==> flow/run.sh <==
#!/bin/bash
# the make line also repeats each setting of config.mk as NAME=value (left out here)
make -C /OpenROAD-flow-scripts/flow DESIGN_CONFIG=/design/flow/config.mk WORK_HOME=/design/flow/orfs CLKGATE_MAP_FILE= finish
==> flow/config.mk <==
export PLATFORM = sky130hd
export DESIGN_NAME = top_processor
export DESIGN_NICKNAME = top_processor
export VERILOG_FILES = /design/flow/design.v
export SDC_FILE = /design/flow/constraint.sdc
export NUM_CORES = 4
export LEC_CHECK = 0
export ABC_AREA = 0
export CAP_MARGIN = 20
export CELL_PAD_IN_SITES_GLOBAL_PLACEMENT = 1
export CORE_ASPECT_RATIO = 0.76
export CORE_MARGIN = 2
export CORE_UTILIZATION = 52
export MAX_ROUTING_LAYER = met4
export PLACE_DENSITY = 0.47
export SETUP_SLACK_MARGIN = 1.93
export SLEW_MARGIN = 15
==> flow/constraint.sdc <==
create_clock -name core_clock -period 11.0 [get_ports {clk}]
set_input_delay 2.2000 -clock core_clock [delete_from_list [all_inputs] [get_ports {clk}]]
set_output_delay 2.2000 -clock core_clock [all_outputs]
set_load 0.01 [all_outputs]
==> flow/design.v <==
module add_op(input [31:0] A, input [31:0] B, output [31:0] result);
    assign result = A + B;
endmodule
module sub_op(input [31:0] A, input [31:0] B, output [31:0] result);
    assign result = A - B;
endmodule
module and_op(input [31:0] A, input [31:0] B, output [31:0] result);
    assign result = A & B;
endmodule
module or_op(input [31:0] A, input [31:0] B, output [31:0] result);
    assign result = A | B;
endmodule
module xor_op(input [31:0] A, input [31:0] B, output [31:0] result);
    assign result = A ^ B;
endmodule
module nor_op(input [31:0] A, input [31:0] B, output [31:0] result);
    assign result = ~(A | B);
endmodule
module not_op(input [31:0] A, output [31:0] result);
    assign result = ~A;
endmodule
module sll_op(input [31:0] A, input [31:0] B, output [31:0] result);
    assign result = A << B;
endmodule
module srl_op(input [31:0] A, input [31:0] B, output [31:0] result);
    assign result = A >> B;
endmodule
module sra_op(input [31:0] A, input [31:0] B, output [31:0] result);
    assign result = A >> B;
endmodule
module inc_op(input [31:0] A, output [31:0] result);
    assign result = A + 4;
endmodule
module dec_op(input [31:0] A, output [31:0] result);
    assign result = A - 4;
endmodule
module slt_op(input [31:0] A, input [31:0] B, output [31:0] result);
    assign result = (A < B) ? 32'b1 : 32'b0;
endmodule
module sgt_op(input [31:0] A, input [31:0] B, output [31:0] result);
    assign result = (A > B) ? 32'b1 : 32'b0;
endmodule
module lui_op(input [31:0] B, output [31:0] result);
    assign result = {B[15:0], 16'b0};
endmodule
module alu(
    input [31:0] A,
    input [31:0] B,
    input [3:0] opcode,
    output [31:0] result
);
    wire [31:0] add_result;
    wire [31:0] sub_result;
    wire [31:0] and_result;
    wire [31:0] or_result;
    wire [31:0] xor_result;
    wire [31:0] nor_result;
    wire [31:0] not_result;
    wire [31:0] sll_result;
    wire [31:0] srl_result;
    wire [31:0] sra_result;
    wire [31:0] inc_result;
    wire [31:0] dec_result;
    wire [31:0] slt_result;
    wire [31:0] sgt_result;
    wire [31:0] lui_result;
    add_op add(A, B, add_result);
    sub_op sub(A, B, sub_result);
    and_op and_gate(A, B, and_result);
    or_op or_gate(A, B, or_result);
    xor_op xor_gate(A, B, xor_result);
    nor_op nor_gate(A, B, nor_result);
    not_op not_gate(A, not_result);
    sll_op sll(A, B,sll_result);
    srl_op srl(A, B,srl_result);
    sra_op sra(A, B,sra_result);
    inc_op inc(A,  inc_result);
    dec_op dec(A, dec_result);
    slt_op slt(A, B, slt_result);
    sgt_op sgt(A, B, sgt_result);
    lui_op lui(B, lui_result);
    assign result = (opcode == 4'b0000) ? add_result : 
                    (opcode == 4'b0001) ? sub_result :
                    (opcode == 4'b0010) ? and_result :
                    (opcode == 4'b0011) ? or_result :
                    (opcode == 4'b0100) ? xor_result :
                    (opcode == 4'b0101) ? nor_result :
                    (opcode == 4'b0110) ? not_result :
                    (opcode == 4'b0111) ? sll_result :
                    (opcode == 4'b1000) ? srl_result :
                    (opcode == 4'b1001) ? sra_result :
                    (opcode == 4'b1010) ? inc_result :
                    (opcode == 4'b1011) ? dec_result :
                    (opcode == 4'b1100) ? slt_result :
                    (opcode == 4'b1101) ? sgt_result :
                    (opcode == 4'b1110) ? lui_result : 32'b0;
endmodule
module register_bank(
    input clk,
    input rst,
    input [3:0] read_reg1,
    input [3:0] read_reg2,
    input [3:0] write_reg,
    input [31:0] write_data,
    input write_enable,
    output reg [31:0] data_out1,
    output reg [31:0] data_out2,
    output [15:0] output_display
);
    reg [31:0] registers [15:0];  
    reg [15:0] out_display_reg;
    integer i;
    always @(posedge clk or posedge rst) begin
        if (rst) begin
            for (i = 0; i < 16; i = i + 1)
                registers[i] <= (i == 0 || i == 15) ? 32'd0 : i * 10;
        end else if (write_enable) begin
            registers[write_reg] <= write_data;  
        end
    end
    always @(*) begin
        data_out1 = registers[read_reg1];
        data_out2 = registers[read_reg2];
    end
    always @(posedge clk) begin
        out_display_reg <= registers[write_reg][15:0];  
    end
    assign output_display = out_display_reg;
endmodule
module top_processor(
    input clk,
    input rst,
    input [3:0] rx,      
    input [3:0] ry,      
    input [3:0] rz,      
    input [3:0] op,      
    input write_en,      
    output [31:0] result_out   
);
    wire [31:0] operand1;
    wire [31:0] operand2;
    wire [31:0] alu_result;
    reg [31:0] result_reg;
    always @(posedge clk or posedge rst) begin
        if (rst)
            result_reg <= 32'b0;
        else
            result_reg <= alu_result;
    end
    register_bank reg_bank(
        .clk(clk),
        .rst(rst),
        .read_reg1(ry),
        .read_reg2(rz),
        .write_reg(rx),
        .write_data(alu_result),
        .write_enable(write_en),
        .data_out1(operand1),
        .data_out2(operand2),
        .output_display()
    );
    alu alu_unit(
        .A(operand1),
        .B(operand2),
        .opcode(op),
        .result(alu_result)
    );
    assign result_out = result_reg;
endmodule
==> notes.md, run 1 <==
Results of the run.

Sorting the synthesized cells by how often they occur yields dfrtp_1, nand2_1, nor2_1. The sequential share of the synthesized area is 32.7%. For the worst flop-to-flop path, the logic depth is 18. After global routing the overflow that remains totals 0. The final report gives the core utilization as 56.7%. The area fraction in and, or, nand and nor cells is 18.2%.

In the synthesized netlist, mux cells make up 13.0% of the area. The last weighted congestion value of the routability-driven placer is 1.16. The number of buffers between clock root and the deepest sink is 3.

STA reports a reg2reg setup slack of 4260 ps. The slew at the pin closest to its max-slew limit is 1320 ps. The script logs the ratio of routed vias to standard cells as 7.77. The fraction of registers with async set/reset is 100%. The share of power burned in combinational logic is 51.4%. Setup repair after global routing left no endpoint under its margin. The chip occupies 82700 um^2. The cell type group with the largest total delay on the critical path is AND-OR/OR-AND gates. The proportion of netlist area held by the largest area contributor is 30.0%. The first detailed-routing pass ran for 13 iterations. The launch point of the worst min-delay path is recorded as reg_bank.registers[5][5]. For this run, the final setup violation count is recorded as 0. The power attributed to sequential cells is 0.00383 W. The post-synthesis chip area from yosys is 41800 um^2. The share of total power in the clock network is 16.3%. The startpoint of the worst-slack reg-to-reg timing path is reg_bank.registers[4][12].

Including well taps, the total number of placed cells is 5713. Between clock sinks in the finished design, the worst skew comes to 22.6 ps. Sequential cells account for 32.3% of the total power. The endpoint of the most critical setup path is reg_bank.registers[13][23]. The average wire per standard cell is 39.4 um. Looking at the critical path, the single cell with the biggest stage delay is a221oi_1.

The worst path arrival time is 9800 ps. The number of global-route vias before repair is 40400. Subtracting the final worst setup slack from the clock period gives 9360 ps.

Per the synthesis report, the dominant area consumer among library cells is dfrtp_1. STA puts the critical path data required time at 11440 ps. The area taken by sequential standard cells is reported as 13700 um^2.

The net switching power in the latest report is 0.00594 W. The class of the most critical hold timing path is flip-flop to flip-flop. In this run the power density over the cells is 263 nW/um^2.

For reference, the final report shows the hold violation count at 0. The tally of buffers added on design ports is 50. Detailed placement finished with a half-perimeter wire length of 168 mm.

The number of buffers and inverters on the critical path is 5. The synthesized area is 41800 um^2. The first global-routing pass estimated 317 mm of wire.

The analysis attributes to cell leakage a power of 18.4 nW. The fill cell instance count of the final layout is 7291. The overall track demand over capacity in global routing is 55.8%. The number of nets at floorplan is 4951.

The cell sequence reported for the critical path is buf_4 -> buf_4 -> nor2_1 -> buf_4 -> a22o_1 -> a221o_1 -> o32ai_4 -> buf_4 -> inv_2 -> mux2i_1 -> mux2i_1 -> a221oi_1 -> o22ai_1 -> a221oi_1 -> o221ai_1 -> o41ai_1 -> a211o_1 -> o21ai_0. The number of storage elements in the synthesis netlist is 544. The detail route stage leaves a number of antenna-violating nets equal to 0. The Yosys step of the flow raised 3 warnings. The leading cell type by number of instances after synthesis is dfrtp_1.

The clock buffer count from CTS is 49. At the later pin of the worst-skew pair, clock insertion delay measures 620 ps. After the last flow step, the layout net total stands at 4830. Dividing the final minimum period by the clock period gives 85.1%.

The worst slew margin relative to its limit is 11.4%. The number of antenna violations at the first check in global routing was 23. The setup total negative slack is 0 ps. Per the detail_route report, DRC violations left total 0. The clock tree has to reach 544 sinks. The flow reports an fmax of 107 MHz. Along the worst path, the maximum fanout reaches 35. A synthesized cell averages 8.63 um^2. The worst setup path is launched from an input pin.

In this run, power in the clock network comes to 0.00194 W. The most critical setup path has its startpoint at rz[2]. The register clock-pin slew on the reported worst setup and hold paths is 80 ps.

From bottom edge to top edge, the die measures 251 um. The total power is 0.0119 W. CTS placed an instance of clkbuf_16 at the clock tree root. Yosys mapped a number of flops with a built-in enable equal to 0. Per the Yosys statistics, synthesis produced 4842 cells.

The critical path crosses 18 cells after its start point. The post-synthesis adder-cell area fraction is 2.69%. The number of cells produced by synthesis is 4842. TritonCTS built the clock tree. The number of distinct library cell variants in the gate-level netlist after synthesis is 119. The count of tool warnings is 90. The initial utilization of the core area, before any placement, comes to 52.6%. The synthesis report lists the most area-consuming cells as dfrtp_1, mux2_2, mux2i_1, o21ai_0, nand2_1.

In the hold timing report, the worst path depth is 2. For the combinational group, total power comes out at 0.00610 W. The overall routed net length is 231 mm. The final max-slew violation count recorded for this run is 0. The endpoint of the most critical register-to-register path is reg_bank.registers[2][0]. Between the synthesized netlist and the finished layout, the area growth was recorded as 7.93%. The run finished with no timing, DRC or antenna violations. Counting stages on the worst path, the most repeated cell is buf_4. The synthesized-area fraction occupied by ao, oa, aoi and oai cells is 25.1%. Per the log, the first TritonRoute iteration ended with a DRC count of 9677. The H-tree was split into 2 levels. Among the non-sequential cells, AND-OR/OR-AND gates take the most area. For this design the top-level I/O count stands at 51. The x dimension of the die is 329 um.

The finished layout holds 5862 standard cells, fillers aside. The number of vias after detailed routing is 45600. Per the synthesis report, the XOR/XNOR share of the synthesized area is 1.11%.

In this run the VDD rail shows a maximum IR drop of 211 uV. The type of destination of the critical path is a flip-flop. The total number of placement rows is 90. The internal power of the cells totals 0.00594 W. Leaving out buffers and inverters, the combinational logic in the layout accounts for 25400 um^2. The delay contributed by the slowest stage of the critical path is 1000 ps. The maximum number of pins on one net before global-route repair is 170.

The primary flip-flop cell chosen by synthesis mapping is dfrtp_1. The endpoint of the worst hold-timing path is reg_bank.registers[5][5]. The number of maximum-capacitance constraint violations is 0.

According to the floorplan report, the placeable core area is 79500 um^2. The net switching share of the total power is 50.0%. The largest power group is combinational cells. Looking at the setup timing report, the critical path kind is input pin to flip-flop. The number of buffers inserted by hold repair at cts is 0.
==> timing repair <==
item | in CTS | in global routing
endpoints found under the hold margin | 0 | 0
buffers inserted | 0 | 6
endpoints found under the setup margin | 0 | 83
resized | 0 | 9
==> metrics by stage <==
step           hold WS (ps)  setup WS [ps]  cell area, um^2
6_report                503           1640            45100
5_1_grt                 507           1930            45100
4_1_cts                 495           2010            44800
3_5_place_dp            484           1460            43000
3_3_place_gp            469           1530            43000
2_1_floorplan           456           1440            41800
==> routing by layer <==
metal	vias to the layer above	track usage, %	share of wire, %
met3	992	34.7	21
met2	4654	63.7	34
met1	22100	76.0	40
li1	17800	-	-
met5	-	-	0
met4	0	21.3	5.5
==> final cells by class <==
type                       instances  share of cell area (%)
clock inverter                    25                   0.760
multi-input combinational       3701                    56.2
tap                             1058                    2.94
clock buffer                      67                    3.18
inverter                         139                    1.17
timing repair buffer             286                    5.20
antenna                           42                   0.233
sequential                       544                    30.3
==> run 2: changes to the inputs <==
ABC_AREA = 1   (was 0)
CELL_PAD_IN_SITES_GLOBAL_PLACEMENT = unset   (was 1)
CORE_ASPECT_RATIO = unset   (was 0.76)
CORE_UTILIZATION = 40   (was 52)
HOLD_SLACK_MARGIN = 0.05   (was unset)
MAX_ROUTING_LAYER = unset   (was met4)
PLACE_DENSITY = unset   (was 0.47)
SETUP_SLACK_MARGIN = unset   (was 1.93)
SLEW_MARGIN = 25   (was 15)
clock period = 8.0 ns   (was 11.0 ns; I/O delays follow)
==> run 2 against run 1 <==
Against the previous run: wire length fell by 1.8%; worst hold slack got worse by 35 ps; design area rose by 4.5%; utilization fell by 10 points; worst setup slack got worse by 810 ps; die area rose by 26%; sequential power rose by 14%; via count rose by 7.8%; flip-flop count did not move; largest cell class unchanged; largest power group unchanged; highest routed layer is now met5.
==> notes.md, run 2 <==
Results of the run.

The run finished with no timing, DRC or antenna violations. The number of buffers inserted by hold repair at cts came to 0 (unchanged). For the worst reg-to-reg path, the startpoint reported by OpenROAD is reg_bank.registers[14][20]. The maximum clock frequency is 140 MHz. The highest net fanout along the worst path came to 18 (-49%).

The internal cell power is 0.00733 W (+23%). The clock tree from TritonCTS is done. The data required time at the worst endpoint is 8540 ps (-2900 ps). The endpoint of the most critical register-to-register path is reg_bank.registers[12][22].

The half-perimeter wire length after detailed placement is 156 mm (-7.2%). The highest metal layer carrying signal wires in the routed design is met5. The nature of the critical path startpoint is an input pin. The height of the chip came to 323 um (+29%). The yosys cell count is 6715 (+39%). The number of nets in the final layout is 6973 (+44%). The deepest level of the CTS H-tree was 2 (unchanged). The last weighted congestion value of the routability-driven placer came to 1.08 (-7.3%). The delay contributed by the slowest stage of the critical path is 670 ps (-330 ps).

For hold timing, the worst endpoint is reg_bank.registers[11][2]. The clock network power is 0.00278 W (+43%). The overall routed net length came to 227 mm (-1.8%).

The final critical-path required period is 7170 ps. The first-pass GRT wire length is 323 mm (+1.7%). The sequential share of the synthesized area is 33.5% (+0.83 points). The maximum clock skew at final layout is 19.7 ps (-2.89 ps). The class of the most critical hold timing path is flip-flop to flip-flop.

Setup repair after global routing left no endpoint under its margin. The post-synthesis adder-cell area fraction is 2.76% (+0.069 points). The number of cells produced by synthesis is 6715 (+39%). The met1 routed wirelength after detailed routing was 83.4 mm (-8.9%). The met3 wire length is 28.3 mm (-40%). The post-CTS setup buffer count is 0 (unchanged). The number of antenna-violating nets in the routed design was 0 (unchanged).

The worst slew margin relative to its limit is 19.2% (+7.7 points). The synthesized-area fraction occupied by ao, oa, aoi and oai cells came to 7.79% (-17 points). Among the non-sequential cells, simple AND/OR/NAND/NOR gates take the most area.

The number of antenna violations at the first check in global routing is 16 (-30%). The cell type group with the largest total delay on the critical path is simple AND/OR/NAND/NOR gates. By count the netlist is led by nand2_1, nand3_1, nor2_1. The register clock-pin slew on the reported worst setup and hold paths came to 60 ps (-20 ps).

The net switching share of the total power is 47.1% (-2.9 points). The reported leakage power is 24.8 nW (+35%). The number of maximum-capacitance constraint violations was 0 (unchanged). The number of vias after detailed routing is 49100 (+7.8%). The number of buffers and inverters on the critical path is 7 (+2). The power attributed to sequential cells is 0.00438 W (+14%).

The worst hold-check slack came to 468 ps (-34.7 ps). The worst setup slack for register-to-register paths is 3000 ps (-1260 ps). The mean instance size in the synthesized netlist is 6.07 um^2 (-30%). The clock latency on the worst-skew pair is 660 ps (+40 ps).

The number of sinks on the clock net is 544 (unchanged). The placeable core region is 101000 um^2 (+28%). The count of tool warnings was 91 (+1.1%).

The area of the die is 104000 um^2 (+26%). The area added between synthesis and finish is 15.7%. The worst path arrival time is 7700 ps (-2100 ps).

The fraction of registers with async set/reset is 100% (unchanged). The slew at the pin closest to its max-slew limit is 1210 ps (-105 ps). The number of distinct library cell variants in the gate-level netlist after synthesis was 57 (-52%). The effective utilization at floorplan is 40.2% (-12 points).

The number of cells in the finished layout apart from fillers was 8284 (+41%). The count of boundary I/O pins came to 51 (unchanged). The number of storage elements in the synthesis netlist is 544 (unchanged). The number of warnings reported in the yosys synthesis log is 3 (unchanged). The overall overflow remaining after global route is 0 (unchanged). The number of cells on the worst hold path was 2 (unchanged). The number of DRC markers after the initial detailed-route iteration is 7142 (-26%). The overall track demand over capacity in global routing is 42.8% (-13 points). The primary flip-flop cell chosen by synthesis mapping is dfrtp_1.

The most numerous cell type found on the critical path is nand2_1. The critical path launch point is rz[0]. The net switching power came to 0.00652 W (+9.8%). The xor-xnor portion of the synthesized cell area is 0.774% (-0.34 points).

The final max-slew violation count was 0 (unchanged). The power in combinational cells is 0.00669 W (+9.7%). The highest-delay cell along the critical path is nand2_1.

The worst setup path is of the input pin to flip-flop kind. The instance count after placement with tap cells included is 8173 (+43%). The average vias per placed instance is 5.93 (-24%). The power density of the placed cells is 294 nW/um^2 (+12%).

The number of enable-type register cells in the synthesized netlist is 0 (unchanged). For reference, the critical path is captured by reg_bank.registers[15][21]. The number of global-route vias before repair is 45600 (+13%). The final tally of setup violations came to 0 (unchanged). The share of power burned in combinational logic was 48.3% (-3.1 points).

The tally of buffers added on design ports is 50 (unchanged). The post-synthesis chip area from yosys is 40700 um^2 (-2.5%). The share of total power in the clock network came to 20.1% (+3.8 points). The worst-case reg-to-reg path depth is 28 (+10).

The average wire per standard cell was 27.4 um (-30%). The post-cts sizing count is 0 (unchanged). The clock buffer count from CTS came to 54 (+10%). The proportion of netlist area held by the largest area contributor is 30.8% (+0.76 points). The synthesized area was 40700 um^2 (-2.5%).

The amount of wire on met2 after detailed routing is 96.1 mm (+21%). For reference, the top cells by area after synthesis are dfrtp_1, nand2_1, nand3_1, nor2_1, inv_1. The number of nets at floorplan is 6824 (+38%).

The maximum number of pins on one net before global-route repair came to 170 (unchanged). The worst setup path is captured at a flip-flop. The total number of placement rows is 117 (+30%). The sequential cell fraction of total power came to 31.6% (-0.7 points). The number of cells on the critical path is 32 (+14). The number of buffers between clock root and the deepest sink came to 3 (unchanged). Of all cell types, the one taking the most synthesized area is dfrtp_1. The x dimension of the die came to 323 um (-1.8%).

The area fraction in and, or, nand and nor cells is 47.6% (+29 points). The largest power group is combinational cells. Looking at hold timing, the worst path starts from reg_bank.registers[11][2].

The count of TritonRoute iterations in the first routing pass was 8 (-5). The post-route fraction of the period consumed by the critical path was 89.6% (+4.5 points). The master cell of the clock root buffer is clkbuf_16. The multiplexer fraction of the synthesized cell area is 0% (-13 points).

The peak supply drop came to 242 uV (+15%). The count of final hold-check violations was 0 (unchanged). nand2_1 is the most common cell in the netlist.

The remaining routing DRC violations is 0 (unchanged).
==> run 2: cell type report <==
type	instances	area [um^2]
sequential	544	13700
antenna	7	17.5
fill	10800	54300
multi-input combinational	5406	24300
clock buffer	76	1550
inverter	426	1620
tap	1368	1710
timing repair buffer	432	3930
clock inverter	25	309
==> run 2: layer usage <==
| metal | global-route usage [%] | vias up |
|---|---|---|
| met5 | 0 | - |
| met4 | 30.3 | 14 |
| met3 | 11.6 | 963 |
| met2 | 64.2 | 3586 |
| met1 | 53.2 | 22900 |
| li1 | - | 21600 |
==> run 2: stage by stage <==
step	area (um^2)	power [W]	utilization, %	setup TNS (ps)	worst slack, ps
floorplan	40800	0.00782	-	-483380	-965
global placement	45100	0.0108	44.5	0	475
detailed placement	45200	0.0108	44.5	0	486
CTS	47000	0.0136	46.4	0	1150
global route	47100	0.0145	46.4	0	711
finish	47100	0.0139	46.5	0	833
==> run 3: changes to the inputs <==
ABC_AREA = 0   (was 1)
CELL_PAD_IN_SITES_GLOBAL_PLACEMENT = 1   (was unset)
CORE_ASPECT_RATIO = 1.08   (was unset)
CORE_UTILIZATION = 58   (was 40)
HOLD_SLACK_MARGIN = unset   (was 0.05)
MAX_ROUTING_LAYER = met4   (was unset)
SLEW_MARGIN = 15   (was 25)
clock period = 4.75 ns   (was 8.0 ns; I/O delays follow)
==> run 3 against run 2 <==
Against the previous run: the flow now stops in 5_1_grt; synthesized cell count down 28%; die area down 29%; area after synthesis up 2.5%.
==> notes.md, run 3 <==
Numbers from the implementation run.

The height of the chip is 283 um (-12%). The total number of placement rows was 102 (-13%). The area of the die was 74200 um^2 (-29%). The run stopped with a tool error.

The count of boundary I/O pins came to 51 (unchanged). The number of buffers between clock root and the deepest sink is 3 (unchanged). The number of cells produced by synthesis is 4842 (-28%). The number of storage elements in the synthesis netlist came to 544 (unchanged). The effective utilization at floorplan is 58.5% (+18 points). The fraction of registers with async set/reset is 100% (unchanged).

The post-synthesis adder-cell area fraction is 2.69% (-0.069 points). The clock buffer count from CTS is 50 (-7.4%). The placement-stage cell area is 52500 um^2 (+16%). Sorting the synthesized cells by area gives the leading types as dfrtp_1, mux2_2, mux2i_1, o21ai_0, nand2_1. The tool reported: "[ERROR GRT-0116] Global routing finished with congestion. Check the congestion regions in the DRC Viewer". The multiplexer fraction of the synthesized cell area was 13.0% (+13 points). The area fraction in and, or, nand and nor cells is 18.2% (-29 points). The proportion of netlist area held by the largest area contributor is 30.0% (-0.76 points). The number of sinks on the clock net came to 544 (unchanged). The half-perimeter wire length after detailed placement is 173 mm (+11%). The synthesized-area fraction occupied by ao, oa, aoi and oai cells is 25.1% (+17 points).

The number of enable-type register cells in the synthesized netlist is 0 (unchanged). The tally of buffers added on design ports is 50 (unchanged). For this run, the total global-route usage over all layers was measured as 76.6%. The placeable core region is 71500 um^2 (-30%). The number of warnings reported in the yosys synthesis log is 3 (unchanged). By instance count, the leading cell after synthesis is dfrtp_1. The xor-xnor portion of the synthesized cell area came to 1.11% (+0.34 points). The master cell of the clock root buffer is clkbuf_16.

The last weighted congestion value of the routability-driven placer is 1.34 (+24%). The primary flip-flop cell chosen by synthesis mapping is dfrtp_1. The number of distinct library cell variants in the gate-level netlist after synthesis is 119 (+110%). The yosys cell count is 4842 (-28%).

The cell type with the highest aggregate area in the netlist is dfrtp_1. The mean instance size in the synthesized netlist is 8.63 um^2 (+42%). The sequential share of the synthesized area came to 32.7% (-0.83 points). The post-synthesis chip area from yosys was 41800 um^2 (+2.5%).

The deepest level of the CTS H-tree was 2 (unchanged). The x dimension of the die is 262 um (-19%). Summed over all layers, the global routing overflow is 260. The number of nets at floorplan is 4951 (-27%).

The number of buffers inserted by hold repair at cts was 0 (unchanged). The synthesized area is 41800 um^2 (+2.5%). The stage where the run ended is 5_1_grt.

By area, the combinational part of the netlist is dominated by AND-OR/OR-AND gates. By count the netlist is led by dfrtp_1, nand2_1, nor2_1.
==> run 3: metal layers <==
| metal | GRT overflow | GRT usage (%) |
|---|---|---|
| met3 | 3 | 59.5 |
| met4 | 85 | 71.9 |
| met5 | - | - |
| met2 | 170 | 92.1 |
| met1 | 2 | 76.3 |
==> run 3: stage by stage <==
| step | worst slack [ps] | cells | power, W |
|---|---|---|---|
| 2_1_floorplan | -3560 | 4842 | 0.0169 |
| 3_3_place_gp | -2050 | 6637 | 0.0255 |
| 3_5_place_dp | -2030 | 6637 | 0.0259 |
| 4_1_cts | -468 | 6871 | 0.0329 |
==> run 3: timing repair <==
item | in CTS
gates resized | 466
setup endpoints to repair | 544
buffers inserted | 123
cloned | 23
pin swaps | 91
==> run 4: changes to the inputs <==
ABC_AREA = unset   (was 0)
CELL_PAD_IN_SITES_GLOBAL_PLACEMENT = unset   (was 1)
CORE_ASPECT_RATIO = unset   (was 1.08)
CORE_UTILIZATION = 64   (was 58)
MAX_ROUTING_LAYER = unset   (was met4)
SLEW_MARGIN = 20   (was 15)
clock period = 4.88 ns   (was 4.75 ns; I/O delays follow)
==> run 4 against run 3 <==
Against the previous run: the run again fails in 5_1_grt; area after synthesis is the same; die area decreased by 9.2%; synthesized cell count unchanged.
==> notes.md, run 4 <==
Numbers from the implementation run.

The run stopped with a tool error. The stage where the run ended is 5_1_grt. The first error in the log reads "[ERROR GRT-0232] Routing congestion too high. Check the congestion heatmap in the GUI". After global routing the overflow that remains totals 139. The effective utilization at floorplan is 64.8% (+6.4 points). The synthesized-area fraction occupied by ao, oa, aoi and oai cells was 25.1% (unchanged). The tally of buffers added on design ports is 50 (unchanged). The height of the chip is 260 um (-8.3%). The instance count after placement with tap cells included was 6506 (-2.0%). Sorting the synthesis cell report by count puts at the top dfrtp_1.

The post-synthesis adder-cell area fraction is 2.69% (unchanged). The overall track demand over capacity in global routing is 78.2%. The number of buffers between clock root and the deepest sink was 3 (unchanged).

The number of enable-type register cells in the synthesized netlist is 0 (unchanged). The clock buffer count from CTS came to 55 (+10%). The post-synthesis chip area from yosys was 41800 um^2 (unchanged).

The total number of placement rows came to 93 (-8.8%). The number of cells produced by synthesis was 4842 (unchanged). The area fraction in and, or, nand and nor cells is 18.2% (unchanged). The xor-xnor portion of the synthesized cell area was 1.11% (unchanged). By count the netlist is led by dfrtp_1, nand2_1, nor2_1. The sequential share of the synthesized area is 32.7% (unchanged). The yosys cell count came to 4842 (unchanged). The number of nets at floorplan is 4951 (unchanged).

The number of warnings reported in the yosys synthesis log came to 3 (unchanged). Sorting the Yosys area breakdown by cell type puts at the top dfrtp_1. The proportion of netlist area held by the largest area contributor is 30.0% (unchanged). The area of the die came to 67400 um^2 (-9.2%).

The placeable core region was 64500 um^2 (-9.8%). The mean instance size in the synthesized netlist came to 8.63 um^2 (unchanged). The synthesized area came to 41800 um^2 (unchanged).

The number of storage elements in the synthesis netlist is 544 (unchanged). The multiplexer fraction of the synthesized cell area is 13.0% (unchanged). The number of sinks on the clock net is 544 (unchanged). The worst slack at placement is -1540 ps (+493 ps).

The number of buffers inserted by hold repair at cts is 0 (unchanged). The last weighted congestion value of the routability-driven placer is 1.35 (+0.48%). By area the synthesized netlist is led by dfrtp_1, mux2_2, mux2i_1, o21ai_0, nand2_1. The deepest level of the CTS H-tree came to 2 (unchanged).

The number of distinct library cell variants in the gate-level netlist after synthesis is 119 (unchanged). The fraction of registers with async set/reset is 100% (unchanged). The tree is rooted in a clkbuf_16.

The x dimension of the die is 260 um (-1.1%). The main kind of combinational logic by area is AND-OR/OR-AND gates. The half-perimeter wire length after detailed placement is 165 mm (-4.6%). The count of boundary I/O pins is 51 (unchanged).

Post-synth the commonest register cell is dfrtp_1.
[run 4: through the flow]
step                      cell area [um^2]  setup TNS (ps)  util, %
after CTS                            55000          -39890     85.3
after floorplan                      43200        -2024700        -
after detailed placement             52000         -572090     80.7
after global placement               52000         -563140     80.7
[run 4: routing by layer]
layer / overflow / track usage [%]
met1: 8 / 82.8
met2: 41 / 90.3
met3: 11 / 66.0
met4: 78 / 68.2
met5: 1 / 43.3
[run 4: what timing repair did]
item / in CTS
gates cloned: 4
pin swaps: 38
gates resized: 160
hold endpoints to repair: 0
setup buffers: 19
endpoints found under the setup margin: 543
==> run 5: changes to the inputs <==
ABC_AREA = 1   (was unset)
CAP_MARGIN = 5   (was 20)
CELL_PAD_IN_SITES_DETAIL_PLACEMENT = 0   (was unset)
GPL_TIMING_DRIVEN = 0   (was unset)
HOLD_SLACK_MARGIN = 0.05   (was unset)
MIN_ROUTING_LAYER = met2   (was unset)
PLACE_DENSITY_LB_ADDON = 0.13   (was unset)
SLEW_MARGIN = 25   (was 20)
TNS_END_PERCENT = 90   (was unset)
clock period = 8.0 ns   (was 4.88 ns; I/O delays follow)
==> run 5 against run 4 <==
Against the previous run: the flow again stops in 5_1_grt; die area decreased by 2.4%; area after synthesis down 2.5%; synthesized cell count is 39% higher.
==> notes.md, run 5 <==
Numbers from the implementation run.

The overall track demand over capacity in global routing is 106%. The fraction of registers with async set/reset is 100% (unchanged). The proportion of netlist area held by the largest area contributor is 30.8% (+0.76 points). The area of the die was 65700 um^2 (-2.4%). The multiplexer fraction of the synthesized cell area was 0% (-13 points). The number of buffers between clock root and the deepest sink was 3 (unchanged). The synthesis report names the predominant flop master as dfrtp_1. The flow halted during 5_1_grt.

By count the netlist is led by nand2_1, nand3_1, nor2_1. The height of the chip is 256 um (-1.2%). The number of sinks on the clock net was 544 (unchanged). The mean instance size in the synthesized netlist is 6.07 um^2 (-30%). The master cell of the clock root buffer is clkbuf_16. The x dimension of the die is 256 um (-1.2%).

The synthesized area is 40700 um^2 (-2.5%). The cell type with the highest aggregate area in the netlist is dfrtp_1. The synthesized-area fraction occupied by ao, oa, aoi and oai cells is 7.79% (-17 points). The deepest level of the CTS H-tree was 2 (unchanged).

nand2_1 is the most common cell in the netlist. The clock buffer count from CTS came to 56 (+1.8%). The number of warnings reported in the yosys synthesis log is 3 (unchanged). The instance count after placement with tap cells included is 7632 (+17%). The post-synthesis chip area from yosys was 40700 um^2 (-2.5%).

The sequential share of the synthesized area came to 33.5% (+0.83 points). The number of cells produced by synthesis is 6715 (+39%). The effective utilization at floorplan is 64.7% (-0.11 points).

The tally of buffers added on design ports is 49 (-2.0%). The run stopped with a tool error. Global routing finished with a remaining overflow of 4154. The tool reported: "[ERROR GRT-0116] Global routing finished with congestion. Check the congestion regions in the DRC Viewer".

The number of buffers inserted by hold repair at cts was 0 (unchanged). After synthesis, the cell types taking the most area are dfrtp_1, nand2_1, nand3_1, nor2_1, inv_1. The yosys cell count came to 6715 (+39%). The number of distinct library cell variants in the gate-level netlist after synthesis is 57 (-52%). The placeable core region came to 63000 um^2 (-2.3%).

The total number of placement rows was 92 (-1.1%). The number of storage elements in the synthesis netlist came to 544 (unchanged). The last weighted congestion value of the routability-driven placer was 1.67 (+24%). The number of enable-type register cells in the synthesized netlist is 0 (unchanged). The number of nets at floorplan is 6824 (+38%). The area fraction in and, or, nand and nor cells is 47.6% (+29 points).

The post-synthesis adder-cell area fraction is 2.76% (+0.069 points). The half-perimeter wire length after detailed placement is 155 mm (-6.5%). The main kind of combinational logic by area is simple AND/OR/NAND/NOR gates.

The xor-xnor portion of the synthesized cell area is 0.774% (-0.34 points). The count of boundary I/O pins was 51 (unchanged).
## run 5: routing by layer
| metal | GRT usage (%) | overflow |
|---|---|---|
| met3 | 120 | 2436 |
| met5 | 107 | 226 |
| met4 | 95.9 | 522 |
| met1 | - | - |
| met2 | 101 | 970 |
## run 5: timing repair
item,4_1_cts
endpoints found under the setup margin,1
gates cloned,0
resized,1
pin swaps,0
buffers inserted,0
## run 5: through the flow
step / setup TNS, ps / cell area [um^2] / worst slack, ps / hold WS (ps)
floorplan: -483380 / 40800 / -965 / 448
CTS: 0 / 44800 / 52.5 / 471
detailed placement: -65070 / 42800 / -656 / 461
global placement: -2359110 / 42300 / -4300 / 454
==> run 6: changes to the inputs <==
ABC_AREA = unset   (was 1)
CAP_MARGIN = 25   (was 5)
CELL_PAD_IN_SITES_DETAIL_PLACEMENT = 2   (was 0)
CORE_UTILIZATION = 28   (was 64)
CTS_CLUSTER_SIZE = 45   (was unset)
HOLD_SLACK_MARGIN = unset   (was 0.05)
MAX_ROUTING_LAYER = met4   (was unset)
MIN_ROUTING_LAYER = unset   (was met2)
PLACE_DENSITY_LB_ADDON = 0.27   (was 0.13)
SETUP_SLACK_MARGIN = -0.65   (was unset)
SLEW_MARGIN = 20   (was 25)
TNS_END_PERCENT = 20   (was 90)
clock period = 8.47 ns   (was 8.0 ns; I/O delays follow)
==> run 6 against run 5 <==
Against the previous run: the layout now fails its checks (setup timing); die area grew 130%; synthesized cell count shrank 28%; area after synthesis grew 2.5%.
==> notes.md, run 6 <==
Results of the run.

The run finished, with violations left. The layout checks failed on setup timing. Of the total power, the share spent switching nets is 52.8%. The number of buffers between clock root and the deepest sink is 3 (unchanged). The post-synthesis adder-cell area fraction was 2.69% (-0.069 points).

Entering global routing, the biggest net connects 39 pins. STA reports the tightest min-delay check as being of type flip-flop to flip-flop. The number of antenna violations at the first check in global routing is 64. In the final report, the number of pins over their slew limit comes to 0. The area fraction in and, or, nand and nor cells is 18.2% (-29 points).

Total global-route track usage over all layers is 48.7%. The number of warnings reported in the yosys synthesis log is 3 (unchanged). The height of the chip is 390 um (+52%). The effective utilization at floorplan was 28.2% (-36 points).

Once detail routing completed, the nets flagged for antenna violations numbered 0. The mean instance size in the synthesized netlist is 8.63 um^2 (+42%). The flow measured a signed area growth from synthesis to layout of 17.5%. TritonCTS built the clock tree. The post-route fraction of the period consumed by the critical path is 112%. The synthesized-area fraction occupied by ao, oa, aoi and oai cells is 25.1% (+17 points). The share of power burned in combinational logic is 53.2%. The startpoint identified for the worst hold timing path is reg_bank.registers[1][23].

The maximum clock frequency is 106 MHz. The sequential share of the synthesized area is 32.7% (-0.83 points). The count of boundary I/O pins is 51 (unchanged). For met1 alone, demand over resource in global routing was 54.3%. The layout has 16600 filler cells. The proportion of netlist area held by the largest area contributor is 30.0% (-0.76 points). The number of cells on the critical path is 18. In the post-synthesis netlist, the cell with the most instances is dfrtp_1. The later pin in the worst-skew pair is clocked with a latency of 690 ps. The placement-stage cell area was 46400 um^2 (+8.5%). The global routing met2 resource utilization is 72.2%. The number of sinks on the clock net was 544 (unchanged). The number of buffers and inverters on the critical path is 8. The first-pass GRT wire length is 482 mm.

The most heavily used metal layer in global routing is met2. The fraction of registers with async set/reset is 100% (unchanged). The internal cell power is 0.00812 W. The commonest cells after synthesis are dfrtp_1, nand2_1, nor2_1. The number of nets in the final layout is 5135.

The peak supply drop is 232 uV. Setup violations remaining at the end of the flow were counted as 505. After detailed routing, the average wire length per cell comes to 52.1 um. The number of cells produced by synthesis is 4842 (-28%). The final timing report gives a worst setup slack of -980 ps. For reference, the most critical setup path is categorized as input pin to flip-flop. The xor-xnor portion of the synthesized cell area is 1.11% (+0.34 points).

The power in combinational cells is 0.00915 W. By area, the combinational part of the netlist is dominated by AND-OR/OR-AND gates. The worst slew margin relative to its limit is 17.1%. The instance count after placement with tap cells included is 6905 (-9.5%). The number of maximum-capacitance constraint violations is 0. The yosys cell count is 4842 (-28%).

The remaining routing DRC violations is 0. The number of global-route vias before repair was 49200. The cell type with the highest aggregate area in the netlist is dfrtp_1. Post-synth the commonest register cell is dfrtp_1. STA classifies the critical path startpoint as an input pin.

The number of buffers inserted by hold repair at cts is 0 (unchanged). The multiplexer fraction of the synthesized cell area was 13.0% (+13 points). The number of enable-type register cells in the synthesized netlist is 0 (unchanged). The count of TritonRoute iterations in the first routing pass is 6.

The x dimension of the die is 390 um (+52%). The count of tool warnings is 84. The post-synthesis chip area from yosys is 41800 um^2 (+2.5%).

Data on the critical path is required at its endpoint by 9080 ps. The overall routed net length is 367 mm. The synthesized area is 41800 um^2 (+2.5%). The number of nets at floorplan is 4951 (-27%).

The overall overflow remaining after global route is 0. The number of storage elements in the synthesis netlist is 544 (unchanged). The placeable core region was 148000 um^2 (+140%). The endpoint of the most critical register-to-register path is reg_bank.registers[4][0]. The met3 layer usage reported by global route is 12.8%. The main area contributors are dfrtp_1, mux2_2, mux2i_1, o21ai_0, nand2_1. The half-perimeter wire length after detailed placement came to 286 mm (+85%). At the pin with the least slew margin, the transition time is 1230 ps. The number of DRC markers after the initial detailed-route iteration is 5866. The last weighted congestion value of the routability-driven placer is 1.11 (-34%).

The worst slack at placement is -3920 ps (-3260 ps). The area of the die is 152000 um^2 (+130%). The power density of the placed cells is 350 nW/um^2. The total number of placement rows was 141 (+53%). In this run the worst setup path begins at rz[0].

The net switching power is 0.00908 W. The maximum clock skew at final layout is 35.3 ps. The largest single stage delay on the critical path is 830 ps. The clock network power is 0.00290 W.

The deepest level of the CTS H-tree is 2 (unchanged). Counting cells, the worst reg-to-reg path comes to 19. The largest power group is combinational cells.

The startpoint identified for the worst register-to-register timing path is reg_bank.registers[9][12]. The cell family contributing the most delay on the critical path is buffers and inverters. The finished layout holds 7049 standard cells, fillers aside. The clock buffer count from CTS is 59 (+5.4%).

The slowest stage of the critical path belongs to the cell buf_1. In the hold report, the worst path ends at reg_bank.registers[1][23]. Sequential power for this build is 0.00516 W. Per STA, the worst path is made up of clkdlybuf4s15_2 -> buf_4 -> buf_4 -> inv_1 -> buf_2 -> nor3_1 -> o21ai_0 -> nand4_1 -> a2111oi_0 -> nand4_1 -> nor2_1 -> clkbuf_1 -> buf_1 -> nand3_1 -> a31oi_1 -> a2111o_2 -> clkbuf_1 -> mux2_2.

The sequential cell fraction of total power is 30.0%. STA lists the maximum fanout along the critical path as 10. On the reported timing paths, the clock transition at the registers reads 70 ps. The worst path arrival time is 10060 ps. The number of distinct library cell variants in the gate-level netlist after synthesis is 119 (+110%).

The worst setup slack for register-to-register paths is 1430 ps. The count of final hold-check violations is 0. The number of cells on the worst hold path is 2. The reported leakage power is 19.8 nW. The number of vias after detailed routing is 48300. The final report gives the standard cell area, fillers excluded, as 49100 um^2. The tally of buffers added on design ports is 45 (-8.2%). The endpoint of the most critical setup path is reg_bank.registers[0][6]. The worst setup path is captured at a flip-flop. The master cell of the clock root buffer is clkbuf_16. The final critical-path required period is 9450 ps. The share of total power dissipated in the clock network is 16.8%. The average vias per placed instance is 6.86. The final layout reports a setup TNS of -257100 ps. Setup repair after global routing could not meet its margin everywhere.
==> run 6: what timing repair did <==
action / CTS / global route
endpoints found under the hold margin: 0 / 0
gates cloned: 0 / 0
pin swaps: 8 / 2
buffers inserted: 19 / 4
setup endpoints to repair: 540 / 267
gates resized: 77 / 28
==> run 6: stage by stage <==
stage	util, %	power [W]	hold slack (ps)
after floorplan	-	0.00895	456
after global placement	30.2	0.0133	475
after detailed placement	31.4	0.0137	502
after CTS	33.0	0.0167	518
after global routing	33.1	0.0175	547
final	33.2	0.0172	505
==> run 6: area by class of cell <==
class	instances	area, um^2	area share [%]
multi-input combinational	3701	25800	52.6
sequential	544	13700	27.8
buffer	423	2430	4.96
tap	1930	2410	4.92
timing repair buffer	158	2030	4.13
clock buffer	70	1570	3.19
inverter	139	534	1.09
clock inverter	39	497	1.01
antenna	45	113	0.229
==> run 6: routing by layer <==
| layer | part of all wire (%) | wire, um |
|---|---|---|
| met2 | 43 | 160000 |
| met3 | 8.9 | 32600 |
| met5 | 0 | 0 |
| met4 | 11 | 39400 |
| met1 | 37 | 136000 |
==> run 7: changes to the inputs <==
MIN_ROUTING_LAYER = met2   (was unset)
PLACE_DENSITY_LB_ADDON = 0.02   (was 0.27)
TNS_END_PERCENT = 95   (was 20)
==> run 7 against run 6 <==
Against the previous run: the flow now stops in 5_1_grt; die area unchanged; synthesized cell count unchanged; area after synthesis unchanged.
==> notes.md, run 7 <==
Numbers from the implementation run.

The post-synthesis chip area from yosys is 41800 um^2 (unchanged). The tally of buffers added on design ports is 45 (unchanged). The number of distinct library cell variants in the gate-level netlist after synthesis is 119 (unchanged). The total number of placement rows is 141 (unchanged). The mean instance size in the synthesized netlist is 8.63 um^2 (unchanged). In the post-synthesis netlist, the biggest area contributors are dfrtp_1, mux2_2, mux2i_1, o21ai_0, nand2_1. The height of the chip was 390 um (unchanged). Per the GRT congestion report, total overflow comes to 1753. By count the netlist is led by dfrtp_1, nand2_1, nor2_1.

The synthesized area was 41800 um^2 (unchanged). The number of nets at floorplan was 4951 (unchanged). The area fraction in and, or, nand and nor cells is 18.2% (unchanged). For this run the top cell type by instance count after synthesis was dfrtp_1. The count of boundary I/O pins is 51 (unchanged).

The proportion of netlist area held by the largest area contributor is 30.0% (unchanged). The xor-xnor portion of the synthesized cell area is 1.11% (unchanged). The number of buffers inserted by hold repair at cts is 0 (unchanged). The clock buffer count from CTS came to 66 (+12%). The instance count after placement with tap cells included came to 6917 (+0.17%). The effective utilization at floorplan is 28.2% (unchanged).

The deepest level of the CTS H-tree is 3 (+1). The x dimension of the die is 390 um (unchanged). The placeable core region is 148000 um^2 (unchanged).

The multiplexer fraction of the synthesized cell area was 13.0% (unchanged). The fraction of registers with async set/reset is 100% (unchanged). The number of storage elements in the synthesis netlist is 544 (unchanged).

In this run the clock root is driven by a clkbuf_16. The main kind of combinational logic by area is AND-OR/OR-AND gates. The synthesized-area fraction occupied by ao, oa, aoi and oai cells is 25.1% (unchanged). The area of the die is 152000 um^2 (unchanged).

The flow halted during 5_1_grt. The tool reported: "[ERROR GRT-0116] Global routing finished with congestion. Check the congestion regions in the DRC Viewer". The number of warnings reported in the yosys synthesis log is 3 (unchanged).

The number of enable-type register cells in the synthesized netlist came to 0 (unchanged). The number of sinks on the clock net was 544 (unchanged). The last weighted congestion value of the routability-driven placer is 1.28 (+15%). The cell type with the highest aggregate area in the netlist is dfrtp_1. The yosys cell count came to 4842 (unchanged). The post-synthesis adder-cell area fraction is 2.69% (unchanged). The number of buffers between clock root and the deepest sink came to 3 (unchanged).

The primary flip-flop cell chosen by synthesis mapping is dfrtp_1. The number of cells produced by synthesis came to 4842 (unchanged). The sequential share of the synthesized area is 32.7% (unchanged). The run stopped with a tool error. Overall routing resource usage recorded by global route was 89.2%. The half-perimeter wire length after detailed placement is 297 mm (+3.5%).
run 7: metrics by stage:
step	instance area, um^2	worst slack (ps)	setup TNS, ps	total power (W)
detailed placement	46800	-4560	-1911890	0.0138
floorplan	41800	-589	-295000	0.00895
CTS	49400	-665	-167000	0.0170
global placement	44700	-5490	-4595990	0.0133
run 7: what timing repair did:
item                                   CTS
buffers inserted                        13
pin swaps                                9
endpoints found under the hold margin    0
gates resized                          117
setup endpoints to repair              544
run 7: routing by layer:
layer / track usage, % / GRT overflow
met5: - / -
met1: - / -
met3: 93.4 / 1230
met2: 92.0 / 297
met4: 76.3 / 226
==> run 8: changes to the inputs <==
ABC_AREA = 1   (was unset)
CAP_MARGIN = 30   (was 25)
CELL_PAD_IN_SITES_DETAIL_PLACEMENT = 0   (was 2)
CELL_PAD_IN_SITES_GLOBAL_PLACEMENT = 2   (was unset)
CORE_UTILIZATION = 64   (was 28)
CTS_CLUSTER_DIAMETER = 57   (was unset)
CTS_CLUSTER_SIZE = 95   (was 45)
HOLD_SLACK_MARGIN = 0.05   (was unset)
MAX_ROUTING_LAYER = unset   (was met4)
PLACE_DENSITY_LB_ADDON = 0.14   (was 0.02)
SETUP_SLACK_MARGIN = unset   (was -0.65)
SLEW_MARGIN = 25   (was 20)
TNS_END_PERCENT = 90   (was 95)
clock period = 8.0 ns   (was 8.47 ns; I/O delays follow)
==> run 8 against run 7 <==
Against the previous run: the flow stops in 3_1_place_gp_skip_io; area after synthesis fell by 2.5%; synthesized cell count rose by 39%; die area is 57% lower.
==> notes.md, run 8 <==
Numbers from the implementation run.

The number of cells produced by synthesis is 6715 (+39%). The cell type with the highest aggregate area in the netlist is dfrtp_1. The post-synthesis chip area from yosys is 40700 um^2 (-2.5%).

The run stopped with a tool error. The area fraction in and, or, nand and nor cells is 47.6% (+29 points). The post-synthesis adder-cell area fraction is 2.76% (+0.069 points). The number of enable-type register cells in the synthesized netlist is 0 (unchanged).

The total number of placement rows came to 92 (-35%). The stage where the run ended is 3_1_place_gp_skip_io. For reference, the top cells by count after synthesis are nand2_1, nand3_1, nor2_1. The synthesized area is 40700 um^2 (-2.5%).

The area of the die is 65700 um^2 (-57%). The main kind of combinational logic by area is simple AND/OR/NAND/NOR gates. The height of the chip is 256 um (-34%). The synthesized-area fraction occupied by ao, oa, aoi and oai cells came to 7.79% (-17 points).

The multiplexer fraction of the synthesized cell area is 0% (-13 points). The yosys cell count came to 6715 (+39%). The xor-xnor portion of the synthesized cell area is 0.774% (-0.34 points).

The number of warnings reported in the yosys synthesis log is 3 (unchanged). The proportion of netlist area held by the largest area contributor was 30.8% (+0.76 points). The number of nets at floorplan is 6824 (+38%). The placeable core region is 63000 um^2 (-57%). Ranked by total cell area, the synthesized netlist is headed by dfrtp_1, nand2_1, nand3_1, nor2_1, inv_1. The sequential share of the synthesized area is 33.5% (+0.83 points). The x dimension of the die is 256 um (-34%). The number of storage elements in the synthesis netlist was 544 (unchanged). The primary flip-flop cell chosen by synthesis mapping is dfrtp_1. The mean instance size in the synthesized netlist came to 6.07 um^2 (-30%). Yosys instantiated no cell more often than nand2_1. The fraction of registers with async set/reset was 100% (unchanged). The effective utilization at floorplan is 64.7% (+36 points). The number of distinct library cell variants in the gate-level netlist after synthesis came to 57 (-52%).

The first error in the log reads "[ERROR FLW-0024] Place density exceeds 1.0 (current PLACE_DENSITY_LB_ADDON =  0.14). Please check if the value of  PLACE_DENSITY_LB_ADDON is between 0 and 0.99".
==> run 9: changes to the inputs <==
ABC_AREA = unset   (was 1)
CAP_MARGIN = 20   (was 30)
CELL_PAD_IN_SITES_DETAIL_PLACEMENT = unset   (was 0)
CELL_PAD_IN_SITES_GLOBAL_PLACEMENT = 3   (was 2)
CORE_ASPECT_RATIO = 1.69   (was unset)
CORE_UTILIZATION = 54   (was 64)
CTS_CLUSTER_DIAMETER = unset   (was 57)
CTS_CLUSTER_SIZE = unset   (was 95)
GPL_TIMING_DRIVEN = unset   (was 0)
HOLD_SLACK_MARGIN = unset   (was 0.05)
MIN_ROUTING_LAYER = unset   (was met2)
PLACE_DENSITY_LB_ADDON = 0.27   (was 0.14)
SLEW_MARGIN = 20   (was 25)
TNS_END_PERCENT = unset   (was 90)
clock period = 13.7 ns   (was 8.0 ns; I/O delays follow)
==> run 9 against run 8 <==
Against the previous run: die area grew 21%; area after synthesis grew 2.5%; synthesized cell count shrank 28%; the flow again stops in 3_1_place_gp_skip_io.
==> notes.md, run 9 <==
Numbers from the implementation run.

The most common cell in the synthesized netlist is dfrtp_1. The post-synthesis chip area from yosys was 41800 um^2 (+2.5%). The multiplexer fraction of the synthesized cell area was 13.0% (+13 points). The placeable core region is 76600 um^2 (+22%). The height of the chip is 366 um (+43%). The cell type with the highest aggregate area in the netlist is dfrtp_1. The number of nets at floorplan is 4951 (-27%). The number of warnings reported in the yosys synthesis log was 3 (unchanged).

The effective utilization at floorplan is 54.5% (-10 points). The number of storage elements in the synthesis netlist is 544 (unchanged). The x dimension of the die is 218 um (-15%). The number of enable-type register cells in the synthesized netlist was 0 (unchanged). The flow did not finish. Ranked by instance count, the synthesized netlist is headed by dfrtp_1, nand2_1, nor2_1. The main area contributors are dfrtp_1, mux2_2, mux2i_1, o21ai_0, nand2_1. The yosys cell count is 4842 (-28%). The stage where the run ended is 3_1_place_gp_skip_io. The primary flip-flop cell chosen by synthesis mapping is dfrtp_1. The sequential share of the synthesized area was 32.7% (-0.83 points).

The total number of placement rows is 132 (+43%). The area fraction in and, or, nand and nor cells is 18.2% (-29 points). The number of cells produced by synthesis came to 4842 (-28%). The area of the die is 79700 um^2 (+21%). The synthesized-area fraction occupied by ao, oa, aoi and oai cells is 25.1% (+17 points). The post-synthesis adder-cell area fraction is 2.69% (-0.069 points). The fraction of registers with async set/reset was 100% (unchanged). The mean instance size in the synthesized netlist is 8.63 um^2 (+42%).

The main kind of combinational logic by area is AND-OR/OR-AND gates. The xor-xnor portion of the synthesized cell area is 1.11% (+0.34 points). The synthesized area came to 41800 um^2 (+2.5%).

The number of distinct library cell variants in the gate-level netlist after synthesis was 119 (+110%). The proportion of netlist area held by the largest area contributor is 30.0% (-0.76 points). The tool reported: "[ERROR FLW-0024] Place density exceeds 1.0 (current PLACE_DENSITY_LB_ADDON =  0.27). Please check if the value of  PLACE_DENSITY_LB_ADDON is between 0 and 0.99".
==> run 10: changes to the inputs <==
ABC_AREA = 1   (was unset)
CELL_PAD_IN_SITES_GLOBAL_PLACEMENT = unset   (was 3)
CORE_ASPECT_RATIO = 1.13   (was 1.69)
CORE_UTILIZATION = 72   (was 54)
CTS_CLUSTER_DIAMETER = 400   (was unset)
CTS_CLUSTER_SIZE = 100   (was unset)
HOLD_SLACK_MARGIN = 0.29   (was unset)
PLACE_DENSITY = 0.36   (was unset)
PLACE_DENSITY_LB_ADDON = unset   (was 0.27)
clock period = 5.1 ns   (was 13.7 ns; I/O delays follow)
==> run 10 against run 9 <==
Against the previous run: the run fails in 5_1_grt; area after synthesis fell by 2.5%; die area fell by 27%; synthesized cell count rose by 39%.
==> notes.md, run 10 <==
Numbers from the implementation run.

The yosys cell count is 6715 (+39%). The cell type with the highest aggregate area in the netlist is dfrtp_1. The number of enable-type register cells in the synthesized netlist came to 0 (unchanged).

The deepest level of the CTS H-tree is 1. The multiplexer fraction of the synthesized cell area is 0% (-13 points). The effective utilization at floorplan is 73.0% (+18 points). The last weighted congestion value of the routability-driven placer is 1.35. Clock tree synthesis found a total of 544 sinks. The synthesized-area fraction occupied by ao, oa, aoi and oai cells is 7.79% (-17 points).

The number of nets at floorplan is 6824 (+38%). The post-synthesis chip area from yosys is 40700 um^2 (-2.5%). The number of cells produced by synthesis is 6715 (+39%).

The area of the die is 58500 um^2 (-27%). The stage where the run ended is 5_1_grt. The placeable core region is 55800 um^2 (-27%).

The master cell of the clock root buffer is clkbuf_16. The number of warnings reported in the yosys synthesis log came to 3 (unchanged). By count the netlist is led by nand2_1, nand3_1, nor2_1. After legalization and detailed placement, the total HPWL measured 153 mm.

The fraction of registers with async set/reset was 100% (unchanged). The total number of placement rows is 92 (-30%). 51 I/O pins were placed. After detailed placement, the total cell area comes to 49500 um^2. The sequential share of the synthesized area is 33.5% (+0.83 points). The height of the chip was 257 um (-30%). The worst slack at placement is -1320 ps.

The mean instance size in the synthesized netlist came to 6.07 um^2 (-30%). The flow did not finish. The post-synthesis adder-cell area fraction came to 2.76% (+0.069 points).

nand2_1 is the most common cell in the netlist. The overall track demand over capacity in global routing is 88.0%. The clock buffer count from CTS is 9. For this run, the leading register cell type out of synthesis is dfrtp_1.

The synthesized area came to 40700 um^2 (-2.5%). For reference, the top cells by area after synthesis are dfrtp_1, nand2_1, nand3_1, nor2_1, inv_1. The proportion of netlist area held by the largest area contributor is 30.8% (+0.76 points).

The area fraction in and, or, nand and nor cells is 47.6% (+29 points). Global routing finished with a remaining overflow of 937. The number of distinct library cell variants in the gate-level netlist after synthesis is 57 (-52%). The number of buffers between clock root and the deepest sink is 3. The first error in the log reads "[ERROR GRT-0116] Global routing finished with congestion. Check the congestion regions in the DRC Viewer". The number of storage elements in the synthesis netlist was 544 (unchanged). Buffers inserted to repair hold after CTS numbered 0. In the synthesized netlist, the dominant kind of combinational cell is simple AND/OR/NAND/NOR gates.

The xor-xnor portion of the synthesized cell area is 0.774% (-0.34 points). The tally of buffers added on design ports is 50. The x dimension of the die is 228 um (+4.5%).
## run 10: metal layers
| metal | GRT usage [%] | GRT overflow |
|---|---|---|
| met2 | 101 | 484 |
| met1 | 87.2 | 39 |
| met5 | 58.0 | 10 |
| met3 | 76.2 | 51 |
| met4 | 88.7 | 353 |
## run 10: per-stage QoR
stage          std cells  hold WS [ps]  setup TNS [ps]
2_1_floorplan       6715           448        -1698190
3_3_place_gp        8147           455         -502170
3_5_place_dp        8147           456         -567640
4_1_cts             8174           488           -3.21
## run 10: timing repair
item	4_1_cts
setup endpoints to repair	544
gates resized	76
setup buffers	13
cloned	1
pin swaps	10
==> run 11: changes to the inputs <==
ABC_AREA = unset   (was 1)
CORE_ASPECT_RATIO = unset   (was 1.13)
CORE_UTILIZATION = 58   (was 72)
CTS_CLUSTER_DIAMETER = unset   (was 400)
CTS_CLUSTER_SIZE = unset   (was 100)
HOLD_SLACK_MARGIN = unset   (was 0.29)
PLACE_DENSITY = unset   (was 0.36)
SETUP_SLACK_MARGIN = -0.47   (was unset)
clock period = 6.31 ns   (was 5.1 ns; I/O delays follow)
==> run 11 against run 10 <==
Against the previous run: the layout now fails its checks (setup timing); synthesized cell count decreased by 28%; die area increased by 27%; area after synthesis up 2.5%.
==> notes.md, run 11 <==
Results of the run.

The flow ran to the end, but the layout failed its checks. The reasons given for failing layout checks are setup timing. For the sequential group, total power comes out at 0.00665 W.

The reported leakage power is 22.1 nW. Per STA, the worst path is made up of buf_4 -> buf_4 -> nand3b_1 -> a21oi_1 -> nor4_1 -> a31oi_1 -> buf_4 -> ha_1 -> or3_1 -> or4_1 -> or3_1 -> nor4_1 -> o21ai_1 -> a31oi_1 -> buf_4 -> nor2_2 -> buf_4 -> o311a_1 -> a211o_1 -> a22oi_2 -> buf_12 -> a21oi_1. For the clock group, total power comes out at 0.00372 W. The final layout contains routed wiring with a total length of 229 mm.

The number of buffers and inverters on the critical path is 6. Post-synth the commonest register cell is dfrtp_1. The startpoint of the worst-slack reg-to-reg timing path is reg_bank.registers[11][11]. The proportion of netlist area held by the largest area contributor came to 30.0% (-0.76 points). The post-CTS setup buffer count is 0 (-13).

The placement-stage cell area is 48900 um^2 (-1.2%). The number of cells produced by synthesis is 4842 (-28%). Across all setup checks in the final design, the least slack found is -353 ps. The critical path is of the input pin to flip-flop type. The end-of-flow timing check tallies setup violations at 102. The total power is 0.0226 W. The mean instance size in the synthesized netlist is 8.63 um^2 (+42%). The flow measured a signed area growth from synthesis to layout of 22.1%. The number of antenna violations at the first check in global routing is 20. The number of sinks on the clock net is 544 (unchanged). The first-pass GRT wire length is 324 mm. The critical path launch point is rz[3].

The last weighted congestion value of the routability-driven placer is 1.19 (-12%). Combinational logic burns 54.2% of the power. The effective utilization at floorplan came to 58.6% (-14 points). The tally of buffers added on design ports came to 50 (unchanged). The synthesized area came to 41800 um^2 (+2.5%). The post-synthesis chip area from yosys is 41800 um^2 (+2.5%). STA classifies the critical path endpoint as a flip-flop. The worst setup slack for register-to-register paths is 130 ps.

The largest part of the power goes to combinational cells. The maximum clock skew at final layout is 69.2 ps. The worst slack at placement came to -625 ps (+697 ps). In the final report, the number of hold violations comes to 0. The endpoint of the worst hold-timing path is reg_bank.registers[10][5]. The count of TritonRoute iterations in the first routing pass is 13. The master cell of the clock root buffer is clkbuf_16. The number of cells on the critical path is 22.

The register clock-pin slew on the reported worst setup and hold paths is 60 ps. The setup total negative slack is -16440 ps. The number of warnings reported in the yosys synthesis log is 3 (unchanged). The number of maximum-capacitance constraint violations is 0.

Registers take 13700 um^2. The number of antenna-violating nets in the routed design is 0. Overall routing resource usage recorded by global route was 60.2%.

The maximum number of pins on one net before global-route repair is 129. The number of distinct library cell variants in the gate-level netlist after synthesis is 119 (+110%). The number of buffers between clock root and the deepest sink is 3 (unchanged). The report puts the cell count of the worst reg-to-reg path at 19. The number of cells on the worst hold path is 2.

The placeable core region is 71400 um^2 (+28%). The average wire per standard cell is 35.7 um. STA puts the critical path data arrival time at 7150 ps. The overall overflow remaining after global route is 0. The half-perimeter wire length after detailed placement is 172 mm (+12%).

The post-synthesis adder-cell area fraction is 2.69% (-0.069 points). The number of nets in the final layout is 5531. The main area contributors are dfrtp_1, mux2_2, mux2i_1, o21ai_0, nand2_1. The power in combinational cells is 0.0123 W. The area fraction in and, or, nand and nor cells is 18.2% (-29 points). After routing the design area is 51000 um^2.

The slew at the pin closest to its max-slew limit is 1340 ps. The endpoint of the most critical setup path is reg_bank.registers[3][26]. The script computed the net switching share of total power as 46.3%.

The cell that appears most often on the critical path is buf_4. The number of storage elements in the synthesis netlist is 544 (unchanged). Dividing the detail-routed via count by the number of cells gives 7.61. The post-route fraction of the period consumed by the critical path is 106%. The clock latency on the worst-skew pair is 680 ps. The delay contributed by the slowest stage of the critical path is 460 ps.

The synthesized design spends more area on one cell type than any other, namely dfrtp_1. The number of buffers inserted by hold repair at cts is 0 (unchanged). The number of DRC markers after the initial detailed-route iteration is 10200.

The clock buffer count from CTS is 57 (+48). For the worst setup path, the data required time is 6800 ps. The clock tree from TritonCTS is done. The critical path's slowest stage uses the library cell or4_1. The number of nets at floorplan came to 4951 (-27%). The class of the most critical hold timing path is flip-flop to flip-flop. The count of boundary I/O pins was 51 (unchanged). The multiplexer fraction of the synthesized cell area is 13.0% (+13 points). The post-cts sizing count is 0 (-100%). The leading cell type by number of instances after synthesis is dfrtp_1.

The synthesized-area fraction occupied by ao, oa, aoi and oai cells was 25.1% (+17 points). The nature of the critical path startpoint is an input pin. The max-slew check reports its worst relative slack as 10.7%. Counting instances in the post-synthesis netlist gives the leading cell types as dfrtp_1, nand2_1, nor2_1.

The maximum clock frequency is 150 MHz. The script computed a power per unit cell area of 444 nW/um^2. The highest net fanout along the worst path is 22. The final critical-path required period is 6660 ps. The x dimension of the die was 272 um (+20%). The startpoint identified for the worst hold timing path is reg_bank.registers[10][5]. The area of the die was 74200 um^2 (+27%).

The yosys cell count came to 4842 (-28%). In this design, the largest share of critical-path delay is due to simple AND/OR/NAND/NOR gates. The internal cell power is 0.0122 W. The height of the chip is 272 um (+6.0%). The number of global-route vias before repair is 45300. The remaining routing DRC violations is 0. The xor-xnor portion of the synthesized cell area is 1.11% (+0.34 points). The fraction of registers with async set/reset is 100% (unchanged). The fill cell instance count of the final layout is 5481. The peak supply drop is 529 uV.

The number of enable-type register cells in the synthesized netlist is 0 (unchanged). The main kind of combinational logic by area is AND-OR/OR-AND gates. Summing over the stages, the warning tally comes to 90. The final max-slew violation count is 0. The share of total power in the clock network is 16.4%.

The deepest level of the CTS H-tree is 2 (+1). The area of combinational cells with multiple inputs is 25300 um^2. The detailed router placed 48900 vias in this run. The sequential share of the synthesized area is 32.7% (-0.83 points). The net switching power in the latest report is 0.0105 W. Per report_power, the sequential group accounts for 29.4% of the total. The worst register-to-register path ends at reg_bank.registers[3][26]. The total number of placement rows is 98 (+6.5%).
==> run 11: cell type report <==
| class | instances | share of cell area [%] |
|---|---|---|
| Clock inverter | 37 | 0.944 |
| Multi-Input combinational cell | 3701 | 49.6 |
| Inverter | 139 | 1.03 |
| Antenna cell | 9 | 0.0441 |
| Timing Repair Buffer | 979 | 16.2 |
| Sequential cell | 544 | 26.8 |
| Tap cell | 950 | 2.33 |
| Clock buffer | 70 | 3.07 |
==> run 11: metal layers <==
metal  vias up  part of all wire (%)  track usage (%)
li1      19200                     -                -
met1     23000                    35             75.4
met2      5182                    36             78.2
met3      1570                    19             32.2
met4        18                   9.7             41.8
met5         -                  0.16             2.44
==> run 11: per-stage QoR <==
stage                     cells  hold slack [ps]  util [%]
final                      6429              490      71.5
after global placement     6312              472      68.6
after CTS                  6419              493      71.4
after detailed placement   6312              484      68.6
after global routing       6422              526      71.5
after floorplan            4842              456         -
No activity file was given, so power comes from the tool's default toggle rates.
